==> inputs of raven <==
Design layer, start of the top module:
module layer #(
    parameter DATA_WIDTH = 8,                  
    parameter INPUT_SIZE = 28,                  
    parameter KERNEL_SIZE = 3,                
    parameter POOL_SIZE = 2,                    
    parameter STRIDE = 1,                          
    parameter ACTIVATION_TYPE = 1'b1,        
    parameter POOL_TYPE = 1'b1                     
)(
    input clk, global_rst, ce,
    input [DATA_WIDTH-1:0] myInput,
    input [KERNEL_SIZE*KERNEL_SIZE*DATA_WIDTH-1:0] weight,
    input [DATA_WIDTH-1:0] bias,
    output [DATA_WIDTH-1:0] data_out,
    output valid_op, 
    output end_op
);
make LEC_CHECK=0 ABC_AREA=1 CAP_MARGIN=40 CORE_MARGIN=2 CORE_UTILIZATION=72 CTS_CLUSTER_DIAMETER=75 CTS_CLUSTER_SIZE=73 PLACE_DENSITY_LB_ADDON=0.01 SETUP_SLACK_MARGIN=0.01 SLEW_MARGIN=20 finish   # period 1.67 ns
run.sh (not shown) runs the stock make flow with config.mk's settings and CLKGATE_MAP_FILE=.
==> fjord (differences from raven) <==
CAP_MARGIN = 20   (was 40)
CTS_CLUSTER_DIAMETER = 400   (was 75)
CTS_CLUSTER_SIZE = unset   (was 73)
PLACE_DENSITY_LB_ADDON = unset   (was 0.01)
SETUP_SLACK_MARGIN = unset   (was 0.01)
==> flow/constraint.sdc (replaced) <==
create_clock -name core_clock -period 2.32 [get_ports {clk}]
set_input_delay 0.4640 -clock core_clock [delete_from_list [all_inputs] [get_ports {clk}]]
set_output_delay 0.4640 -clock core_clock [all_outputs]
set_load 0.01 [all_outputs]
==> impl.org <==
#+TITLE: Physical design notes

** Place
- Per the placement report, the placed cell count is 6354.
- At the end of routability-driven placement, the weighted congestion stood at 0.967.
- After detailed placement, the total cell area comes to 0.0436 mm2.
- Detailed placement HPWL :: 65900 um
- OpenSTA, run right after detailed placement, puts the worst setup slack at -2140 ps.

** Outcome
- List of failed layout checks :: setup timing
- Outcome :: finished with violations

** Clock network
- Once the clock tree was built, the resizer swapped 315 gates to a different size.
- TritonCTS Buffers :: 76
- The clock H-tree reported by CTS has 3 levels.
- # Post-CTS Setup Buffers :: 33

** Final timing
- Number of setup violations in the final report :: 59
- Setup slack after layout :: -1680 ps
the above is filed under fjord

==> impl.org <==
* Flow results

** Outcome
- The flow stopped in global routing (5_1_grt).
- The run stopped with a tool error.

** Place
- The pre-CTS setup check shows a worst slack of -2640 ps.
- Post-detailed-placement cell area :: 0.0455 mm2
- The final weighted congestion recorded by global placement is 0.991.

** Clock network
- CTS saw 744 sinks.
- H-Tree Level Count :: 2
- The number of gates resized after CTS was 567.
- Buffers inserted during clock tree synthesis total 34.
- The number of setup buffers added after CTS is 53.

** Synth
- Dividing the synthesized area by the synthesized cell count gives 7.25 um2.
- The warning tally printed by Yosys for this design is 9.
the above is filed under raven


========
==> v6: inputs <==
Starting RTL as in the previous note.
## layer
module layer #(
    parameter DATA_WIDTH = 8,                  
    parameter INPUT_SIZE = 28,                  
    parameter KERNEL_SIZE = 3,                
    parameter POOL_SIZE = 2,                    
    parameter STRIDE = 1,                          
    parameter ACTIVATION_TYPE = 1'b1,        
    parameter POOL_TYPE = 1'b1                     
)(
    input clk, global_rst, ce,
    input [DATA_WIDTH-1:0] myInput,
    input [KERNEL_SIZE*KERNEL_SIZE*DATA_WIDTH-1:0] weight,
    input [DATA_WIDTH-1:0] bias,
    output [DATA_WIDTH-1:0] data_out,
    output valid_op, 
    output end_op
);
Settings: LEC_CHECK=0, ABC_AREA=0, CAP_MARGIN=20, CELL_PAD_IN_SITES_DETAIL_PLACEMENT=0, CELL_PAD_IN_SITES_GLOBAL_PLACEMENT=2, CORE_MARGIN=2, CORE_UTILIZATION=21, CTS_CLUSTER_SIZE=36, GPL_TIMING_DRIVEN=1, MAX_ROUTING_LAYER=met5, MIN_ROUTING_LAYER=met1, PLACE_DENSITY_LB_ADDON=0.28, SETUP_SLACK_MARGIN=0.68, SLEW_MARGIN=15; clock period 5.5 ns.
==> v14 (differences from v6) <==
==> flow/config.mk (replaced) <==
export PLATFORM = sky130hd
export DESIGN_NAME = layer
export DESIGN_NICKNAME = layer
export VERILOG_FILES = /design/flow/design.v
export SDC_FILE = /design/flow/constraint.sdc
export NUM_CORES = 4
export LEC_CHECK = 0
export ABC_AREA = 1
export CAP_MARGIN = 20
export CORE_MARGIN = 2
export CORE_UTILIZATION = 72
export CTS_CLUSTER_SIZE = 10
export PLACE_DENSITY = 0.39
export SETUP_SLACK_MARGIN = 0.32
export SLEW_MARGIN = 20
==> flow/constraint.sdc (replaced) <==
create_clock -name core_clock -period 1.08 [get_ports {clk}]
set_input_delay 0.2160 -clock core_clock [delete_from_list [all_inputs] [get_ports {clk}]]
set_output_delay 0.2160 -clock core_clock [all_outputs]
set_load 0.01 [all_outputs]
==> v39 (differences from v6) <==
--- a/flow/config.mk
+++ b/flow/config.mk
@@ -9,12 +9,15 @@
 export CAP_MARGIN = 20
 export CELL_PAD_IN_SITES_DETAIL_PLACEMENT = 0
 export CELL_PAD_IN_SITES_GLOBAL_PLACEMENT = 2
-export CORE_MARGIN = 2
+export CORE_ASPECT_RATIO = 1.88
+export CORE_MARGIN = 6
 export CORE_UTILIZATION = 21
-export CTS_CLUSTER_SIZE = 36
+export CTS_CLUSTER_SIZE = 44
 export GPL_TIMING_DRIVEN = 1
+export HOLD_SLACK_MARGIN = 0.3
 export MAX_ROUTING_LAYER = met5
 export MIN_ROUTING_LAYER = met1
 export PLACE_DENSITY_LB_ADDON = 0.28
 export SETUP_SLACK_MARGIN = 0.68
-export SLEW_MARGIN = 15
+export SLEW_MARGIN = 25
+export TNS_END_PERCENT = 30
==> flow/constraint.sdc (replaced) <==
create_clock -name core_clock -period 3.28 [get_ports {clk}]
set_input_delay 0.6560 -clock core_clock [delete_from_list [all_inputs] [get_ports {clk}]]
set_output_delay 0.6560 -clock core_clock [all_outputs]
set_load 0.01 [all_outputs]
==> v18 (differences from v6) <==
==> flow/config.mk (replaced) <==
export PLATFORM = sky130hd
export DESIGN_NAME = layer
export DESIGN_NICKNAME = layer
export VERILOG_FILES = /design/flow/design.v
export SDC_FILE = /design/flow/constraint.sdc
export NUM_CORES = 4
export LEC_CHECK = 0
export ABC_AREA = 1
export CAP_MARGIN = 20
export CELL_PAD_IN_SITES_DETAIL_PLACEMENT = 0
export CELL_PAD_IN_SITES_GLOBAL_PLACEMENT = 2
export CORE_ASPECT_RATIO = 1.88
export CORE_MARGIN = 6
export CORE_UTILIZATION = 21
export CTS_CLUSTER_SIZE = 44
export GPL_TIMING_DRIVEN = 1
export HOLD_SLACK_MARGIN = 0.3
export MAX_ROUTING_LAYER = met4
export MIN_ROUTING_LAYER = met1
export PLACE_DENSITY_LB_ADDON = 0.28
export SETUP_SLACK_MARGIN = 0.68
export SLEW_MARGIN = 25
export TNS_END_PERCENT = 30
==> flow/constraint.sdc (replaced) <==
create_clock -name core_clock -period 3.28 [get_ports {clk}]
set_input_delay 0.6560 -clock core_clock [delete_from_list [all_inputs] [get_ports {clk}]]
set_output_delay 0.6560 -clock core_clock [all_outputs]
set_load 0.01 [all_outputs]
==> results.sh <==
# implementation run metrics
export IMPL_crit_arrival_ps=3970
export IMPL_setup_slack_ps=-172
export IMPL_setup_violations=28
export IMPL_failed_checks="negative setup slack"
export IMPL_synth_cells=4086
export IMPL_status="complete, but fails checks"
# the run above: v39

==> results.sh <==
# implementation run metrics
export IMPL_synth_cells=5538
export IMPL_setup_violations=13
export IMPL_failed_checks="negative setup slack"
export IMPL_status="complete, but fails checks"
export IMPL_setup_slack_ps=-285
export IMPL_slew_headroom=0.460
export IMPL_yosys_area_share_aoi=0.106
export IMPL_crit_arrival_ps=4130
# the run above: v18

==> results.sh <==
# implementation run metrics
export IMPL_status="timing/DRC/antenna clean"
export IMPL_crit_arrival_ps=4990
export IMPL_synth_cells=4086
export IMPL_setup_slack_ps=1050
# the run above: v6

==> results.sh <==
# flow metrics
export IMPL_status="stopped before the end"
export IMPL_stop_stage="global routing (5_1_grt)"
export IMPL_error_line="[ERROR DPL-0038] Utilization greater than 100%, impossible to legalize"
export IMPL_synth_cells=5538
export IMPL_fp_nets=5966
export IMPL_synth_xor_area_share=0.0354
# the run above: v14


========
==> tundra <==
==> flow/design.v <==
`timescale  1ns/1ps
module mac_manual #(
    parameter DATA_WIDTH = 16
)(
    input clk, ce, rst,
    input [DATA_WIDTH-1:0] a, b, 
    input [DATA_WIDTH-1:0] tmp,
    output reg [DATA_WIDTH-1:0] data_out
); 
    always @(posedge clk) begin
        if(rst) begin
            data_out <= 0;
        end
        else begin
            data_out <= (a * b) + tmp;
        end
    end
endmodule
`timescale 1ns/1ps
module shift_register #(
    parameter DATA_WIDTH = 16,
    parameter size = 3
)(
    input clk, ce, rst,
    input [DATA_WIDTH-1:0] data_in,
    output [DATA_WIDTH-1:0] data_out
);
    reg [DATA_WIDTH-1:0] tmp[size-1:0];
    generate
        genvar l;
        for (l = 0; l < size; l = l + 1) begin
            always @(posedge clk) begin
                if (rst) begin
                    tmp[l] <= 'd0;
                end
                else if (ce) begin
                    if (l == 'd0) begin
                        tmp[l] <= data_in;  
                    end
                    else begin
                        tmp[l] <= tmp[l-1];
                    end
                end
            end
        end
    assign data_out = tmp[size-1];
    endgenerate
endmodule
`timescale 1ns/1ps
module convolver #(
    parameter DATA_WIDTH = 8,
    parameter INPUT_SIZE = 28,
    parameter KERNEL_SIZE = 3,
    parameter STRIDE = 1
) (
    input clk, ce, global_rst, 
    input [DATA_WIDTH-1:0] myInput,
    input [(KERNEL_SIZE*KERNEL_SIZE)*DATA_WIDTH-1:0] weight,
    input [DATA_WIDTH-1:0] bias,
    output [DATA_WIDTH-1:0] conv_op,
    output reg valid_conv, end_conv
);
    wire [DATA_WIDTH-1:0] weight_tmp [KERNEL_SIZE*KERNEL_SIZE-1:0];
    wire [DATA_WIDTH-1:0] tmp [KERNEL_SIZE*KERNEL_SIZE+1:0];
    generate 
        genvar j;
        for (j = 0; j < KERNEL_SIZE*KERNEL_SIZE; j = j + 1) begin
            assign weight_tmp[j][DATA_WIDTH-1:0] = weight[j*DATA_WIDTH +: DATA_WIDTH];
        end
    endgenerate
    assign tmp[0] = {DATA_WIDTH{1'b0}};
    generate 
        genvar i;
        for (i = 0; i < KERNEL_SIZE*KERNEL_SIZE; i = i + 1) begin: MAC
            if ((i + 1) % KERNEL_SIZE == 0) begin
                if (i == KERNEL_SIZE*KERNEL_SIZE-1) begin
                    mac_manual #(.DATA_WIDTH(DATA_WIDTH)) mac (
                        .clk(clk),
                        .ce(ce),
                        .rst(global_rst),
                        .a(myInput),
                        .b(weight_tmp[i]),
                        .tmp(tmp[i]),
                        .data_out(tmp[i+1])
                    );
                assign conv_op = tmp[i+1] + bias;
                end else begin
                    wire [DATA_WIDTH-1:0] tmp2;
                    mac_manual #(.DATA_WIDTH(DATA_WIDTH)) mac (
                        .clk(clk),
                        .ce(ce),
                        .rst(global_rst),
                        .a(myInput),
                        .b(weight_tmp[i]),
                        .tmp(tmp[i]),
                        .data_out(tmp2)
                    );
                    shift_register #(.DATA_WIDTH(DATA_WIDTH), .size(INPUT_SIZE-KERNEL_SIZE)) sr (
                        .clk(clk),
                        .ce(ce),
                        .rst(global_rst),
                        .data_in(tmp2),
                        .data_out(tmp[i+1])
                    );
                end
            end else begin
                mac_manual #(.DATA_WIDTH(DATA_WIDTH)) mac (
                    .clk(clk),
                    .ce(ce),
                    .rst(global_rst),
                    .a(myInput),
                    .b(weight_tmp[i]),
                    .tmp(tmp[i]),
                    .data_out(tmp[i+1])
                );
            end
        end
    endgenerate
    reg [$clog2(INPUT_SIZE):0] row_counter;
    reg [$clog2(INPUT_SIZE):0] col_counter;
    reg [$clog2(INPUT_SIZE*INPUT_SIZE):0] cycle_counter;
    always @(posedge clk) begin
        if (global_rst) begin
            row_counter <= 0;
            col_counter <= 0;
            cycle_counter <= 0;
        end else if (ce) begin
            if (col_counter + STRIDE >= INPUT_SIZE) begin
                col_counter <= 0;
                if (row_counter + STRIDE >= INPUT_SIZE) begin
                    row_counter <= 0;
                end else begin
                    row_counter <= row_counter + STRIDE;
                end
            end else begin
                col_counter <= col_counter + STRIDE;
            end
            cycle_counter <= cycle_counter + 1;
        end
    end
    always @(posedge clk) begin
        if (global_rst) begin
            valid_conv <= 0;
        end else if (ce) begin
            if ((row_counter >= KERNEL_SIZE-1 && row_counter < INPUT_SIZE && 
                 (row_counter - (KERNEL_SIZE-1)) % STRIDE == 0) &&
                (col_counter >= KERNEL_SIZE-1 && col_counter < INPUT_SIZE && 
                 (col_counter - (KERNEL_SIZE-1)) % STRIDE == 0)) begin
                valid_conv <= 1;
            end else begin
                valid_conv <= 0;
            end
        end
    end
    always @(posedge clk) begin
        if (global_rst) begin
            end_conv <= 0;
        end else if (ce && cycle_counter >= INPUT_SIZE*INPUT_SIZE) begin
            end_conv <= 1;
        end else begin
            end_conv <= 0;
        end
    end
endmodule
`timescale 1ns/1ps
module relu_activation #(
    parameter DATA_WIDTH = 16
)(
    input [DATA_WIDTH-1:0] data_in,
    output [DATA_WIDTH-1:0] data_out
);
    assign data_out = (data_in[DATA_WIDTH-1] == 1) ? 0 : data_in;
endmodule
`timescale 1ns / 1ps
module comparator2 #(
    parameter DATA_WIDTH = 16,
    parameter POOL_TYPE = 1
    )(
    input ce,
    input [DATA_WIDTH-1:0] in1,
    input [DATA_WIDTH-1:0] in2,
    output [DATA_WIDTH-1:0] comp_op
    ); 
    reg [DATA_WIDTH-1:0] temp;
    assign comp_op = ce ? temp : 'd0;
    always@(*)
    begin
        if(POOL_TYPE == 0)
        begin
            temp = in1 + in2;        
        end
        else begin
            temp = (in1 > in2) ? in1 : in2;
        end
    end
endmodule
`timescale 1ns / 1ps
module max_reg #(parameter DATA_WIDTH = 16) (
    input clk,
    input ce,
    input [DATA_WIDTH-1:0] data_in,
    input rst_m,
    input master_rst,
    output reg [DATA_WIDTH-1:0] reg_op
    );
    always@(posedge clk) 
    begin
    	if(master_rst)
    		reg_op <= 0;
    	else 
        begin
            if(ce) 
            begin
		   	  if(rst_m) begin
		    	 reg_op <=0;
		      end
		      else begin
		    	 reg_op <= data_in;
			 end
		    end
		end
	end
endmodule
`timescale 1ns / 1ps
module input_mux #(
    parameter DATA_WIDTH = 8
)(
    input [DATA_WIDTH-1:0] in1,
    input [DATA_WIDTH-1:0] in2,
    input [1:0] sel,
    output [DATA_WIDTH-1:0] op
    );
    assign op = (sel == 2'b01) ? in1 : ((sel == 2'b00) ? in2: 0);
endmodule
`timescale 1ns / 1ps
module control_logic2 #(
    parameter INPUT_SIZE = 9'h004,    
    parameter POOL_SIZE = 9'h002     
)(
    input clk,             
    input master_rst,       
    input ce,            
    output reg [1:0] sel, 
    output reg rst_m,     
    output reg op_en,      
    output reg load_sr,    
    output reg global_rst,  
    output reg end_op       
);
    integer row_count;
    integer col_count;
    integer count;
    integer nbgh_row_count;
    always @(posedge clk) begin
        if (master_rst) begin
            sel <= 2'b00;
            load_sr <= 0;
            rst_m <= 0;
            op_en <= 0;
            global_rst <= 1;
            end_op <= 0;
        end else begin
            if (((col_count + 1) % POOL_SIZE != 0) && (row_count == POOL_SIZE - 1) && 
                (col_count == POOL_SIZE * count + (POOL_SIZE - 2)) && ce) begin
                op_en <= 1;
            end else begin
                op_en <= 0;
            end
            if (ce) begin
                if ((nbgh_row_count == INPUT_SIZE / POOL_SIZE) && (count == INPUT_SIZE / POOL_SIZE - 1) &&
                    ((col_count + 1) % POOL_SIZE != 0) && (row_count == POOL_SIZE - 1) &&
                    (col_count == POOL_SIZE * count + (POOL_SIZE - 2))) begin
                    end_op <= 1;
                end
                if (((col_count + 1) % POOL_SIZE != 0) && (col_count == INPUT_SIZE - 2) && 
                    (row_count == POOL_SIZE - 1)) begin
                    global_rst <= 1;
                end else begin
                    global_rst <= 0;
                end
                if ((((col_count + 1) % POOL_SIZE == 0) && (count != INPUT_SIZE / POOL_SIZE - 1) && 
                    (row_count != POOL_SIZE - 1)) || ((col_count == INPUT_SIZE - 1) && 
                    (row_count == POOL_SIZE - 1))) begin
                    rst_m <= 1;
                end else begin
                    rst_m <= 0;
                end
                if (((col_count + 1) % POOL_SIZE != 0) && (col_count == INPUT_SIZE - 2) && 
                    (row_count == POOL_SIZE - 1)) begin
                    sel <= 2'b10;
                end else if ((((col_count) % POOL_SIZE == 0) && (count == INPUT_SIZE / POOL_SIZE - 1) && 
                            (row_count != POOL_SIZE - 1)) || 
                           (((col_count) % POOL_SIZE == 0) && (count != INPUT_SIZE / POOL_SIZE - 1) && 
                            (row_count == POOL_SIZE - 1))) begin
                    sel <= 2'b01;
                end else begin
                    sel <= 2'b00;
                end
                if ((((col_count + 1) % POOL_SIZE == 0) && (count == INPUT_SIZE / POOL_SIZE - 1)) || 
                    (((col_count + 1) % POOL_SIZE == 0) && (count != INPUT_SIZE / POOL_SIZE - 1))) begin
                    load_sr <= 1;
                end else begin
                    load_sr <= 0;
                end
            end
        end
    end
    always @(posedge clk) begin
        if (master_rst) begin
            row_count <= 0;
            col_count <= 32'hffffffff;
            count <= 32'hffffffff;
            nbgh_row_count <= 0;
        end else if (ce) begin
            if (global_rst) begin
                row_count <= 0;
                col_count <= 0;
                count <= 0;
                nbgh_row_count <= nbgh_row_count + 1;
            end else begin
                if (((col_count + 1) % POOL_SIZE == 0) && (count == INPUT_SIZE / POOL_SIZE - 1) && 
                    (row_count != POOL_SIZE - 1)) begin
                    col_count <= 0;
                    row_count <= row_count + 1;
                    count <= 0;
                end else begin
                    col_count <= col_count + 1;
                    if (((col_count + 1) % POOL_SIZE == 0) && (count != INPUT_SIZE / POOL_SIZE - 1)) begin
                        count <= count + 1;
                    end
                end
            end
        end
    end
endmodule
`timescale 1ns / 1ps
module pooler #(
    parameter INPUT_SIZE = 9'h004,               
    parameter POOL_SIZE = 9'h002,                
    parameter DATA_WIDTH = 16,                   
    parameter POOL_TYPE = 1                      
)(
    input clk,                                   
    input ce,                                    
    input master_rst,                            
    input [DATA_WIDTH-1:0] data_in,             
    output [DATA_WIDTH-1:0] data_out,           
    output valid_op,                             
    output end_op                                
);
    wire rst_m;                               
    wire load_sr;                              
    wire global_rst;                            
    wire [1:0] sel;                            
    wire [DATA_WIDTH-1:0] comp_op;              
    wire [DATA_WIDTH-1:0] sr_op;                
    wire [DATA_WIDTH-1:0] max_reg_op;            
    wire [DATA_WIDTH-1:0] div_op;               
    wire [DATA_WIDTH-1:0] mux_out;             
    control_logic2 #(.INPUT_SIZE(INPUT_SIZE), .POOL_SIZE(POOL_SIZE)) control_logic_inst (
        .clk(clk),
        .master_rst(master_rst),
        .ce(ce),
        .sel(sel),
        .rst_m(rst_m),
        .op_en(valid_op),
        .load_sr(load_sr),
        .global_rst(global_rst),
        .end_op(end_op)
    );
    comparator2 #(
        .DATA_WIDTH(DATA_WIDTH),
        .POOL_TYPE(POOL_TYPE)
    ) comparator_inst (
        .ce(ce),
        .in1(data_in),
        .in2(mux_out),
        .comp_op(comp_op)
    );
    max_reg #(
        .DATA_WIDTH(DATA_WIDTH)
    ) max_reg_inst (
        .clk(clk),
        .ce(ce),
        .data_in(comp_op),
        .rst_m(rst_m),
        .master_rst(master_rst),
        .reg_op(max_reg_op)
    );
    shift_register #(
        .DATA_WIDTH(DATA_WIDTH),
        .size(INPUT_SIZE / POOL_SIZE)
    ) shift_register_inst (
        .clk(clk),
        .ce(load_sr),
        .rst(global_rst && master_rst),
        .data_in(comp_op),
        .data_out(sr_op)
    );
    input_mux #(
        .DATA_WIDTH(DATA_WIDTH)
    ) mux_inst (
        .in1(sr_op),           
        .in2(max_reg_op),     
        .sel(sel),             
        .op(mux_out)      
    );
    assign div_op = max_reg_op / (POOL_SIZE * POOL_SIZE);
    assign data_out = POOL_TYPE ? max_reg_op : div_op;
endmodule
`timescale 1ns/1ps
module layer #(
    parameter DATA_WIDTH = 8,                  
    parameter INPUT_SIZE = 28,                  
    parameter KERNEL_SIZE = 3,                
    parameter POOL_SIZE = 2,                    
    parameter STRIDE = 1,                          
    parameter ACTIVATION_TYPE = 1'b1,        
    parameter POOL_TYPE = 1'b1                     
)(
    input clk, global_rst, ce,
    input [DATA_WIDTH-1:0] myInput,
    input [KERNEL_SIZE*KERNEL_SIZE*DATA_WIDTH-1:0] weight,
    input [DATA_WIDTH-1:0] bias,
    output [DATA_WIDTH-1:0] data_out,
    output valid_op, 
    output end_op
);
    wire[DATA_WIDTH-1:0] conv_op;
    wire [DATA_WIDTH-1:0] act_op;
    wire valid_conv, end_conv;
    wire valid_pooling;
    assign valid_pooling = valid_conv && (!end_conv);
    convolver #(
        .DATA_WIDTH(DATA_WIDTH), 
        .INPUT_SIZE(INPUT_SIZE), 
        .KERNEL_SIZE(KERNEL_SIZE), 
        .STRIDE(STRIDE)
    ) conv(
        .clk(clk),
        .ce(ce),
        .global_rst(global_rst),
        .myInput(myInput),
        .weight(weight),
        .bias(bias),
        .conv_op(conv_op),
        .valid_conv(valid_conv),
        .end_conv(end_conv)
    );
    relu_activation #(.DATA_WIDTH(DATA_WIDTH)) relu_act(
        .data_in(conv_op),
        .data_out(act_op)
    );
    pooler #(
        .INPUT_SIZE(INPUT_SIZE-KERNEL_SIZE+1),
        .POOL_SIZE(POOL_SIZE), 
        .DATA_WIDTH(DATA_WIDTH), 
        .POOL_TYPE(POOL_TYPE)
    ) max_pooling(
        .clk(clk),
        .ce(valid_pooling),
        .master_rst(global_rst),
        .data_in(act_op),
        .data_out(data_out),
        .valid_op(valid_op),
        .end_op(end_op)
    );
endmodule
==> flow/run.sh <==
#!/bin/bash
# the make line also repeats each setting of config.mk as NAME=value (left out here)
make -C /OpenROAD-flow-scripts/flow DESIGN_CONFIG=/design/flow/config.mk WORK_HOME=/design/flow/orfs CLKGATE_MAP_FILE= finish
==> flow/config.mk <==
export PLATFORM = sky130hd
export DESIGN_NAME = layer
export DESIGN_NICKNAME = layer
export VERILOG_FILES = /design/flow/design.v
export SDC_FILE = /design/flow/constraint.sdc
export NUM_CORES = 4
export LEC_CHECK = 0
export CAP_MARGIN = 20
export CORE_MARGIN = 2
export CORE_UTILIZATION = 72
export CTS_CLUSTER_SIZE = 40
export PLACE_DENSITY = 0.37
export SLEW_MARGIN = 20
==> flow/constraint.sdc <==
create_clock -name core_clock -period 3.43 [get_ports {clk}]
set_input_delay 0.6860 -clock core_clock [delete_from_list [all_inputs] [get_ports {clk}]]
set_output_delay 0.6860 -clock core_clock [all_outputs]
set_load 0.01 [all_outputs]
==> inputs of nickel, as changes to tundra <==
- ABC_AREA: not set -> 1
- CORE_ASPECT_RATIO: not set -> 1.39
- CTS_CLUSTER_SIZE: 40 -> 10
- PLACE_DENSITY: 0.37 -> not set
- PLACE_DENSITY_LB_ADDON: not set -> 0.12
- SETUP_SLACK_MARGIN: not set -> 0.32
==> flow/constraint.sdc (replaced) <==
create_clock -name core_clock -period 1.08 [get_ports {clk}]
set_input_delay 0.2160 -clock core_clock [delete_from_list [all_inputs] [get_ports {clk}]]
set_output_delay 0.2160 -clock core_clock [all_outputs]
set_load 0.01 [all_outputs]
==> notes <==
- In nickel the die size is higher than in tundra, by about 5%.
- tundra completed and failed the layout checks on negative setup slack. nickel stopped in clock tree synthesis.
- Between nickel and tundra, the lower synthesized cell count is in tundra (gap 36%, measured against tundra).
- Against tundra, the synthesized area of nickel is larger by about 5%.
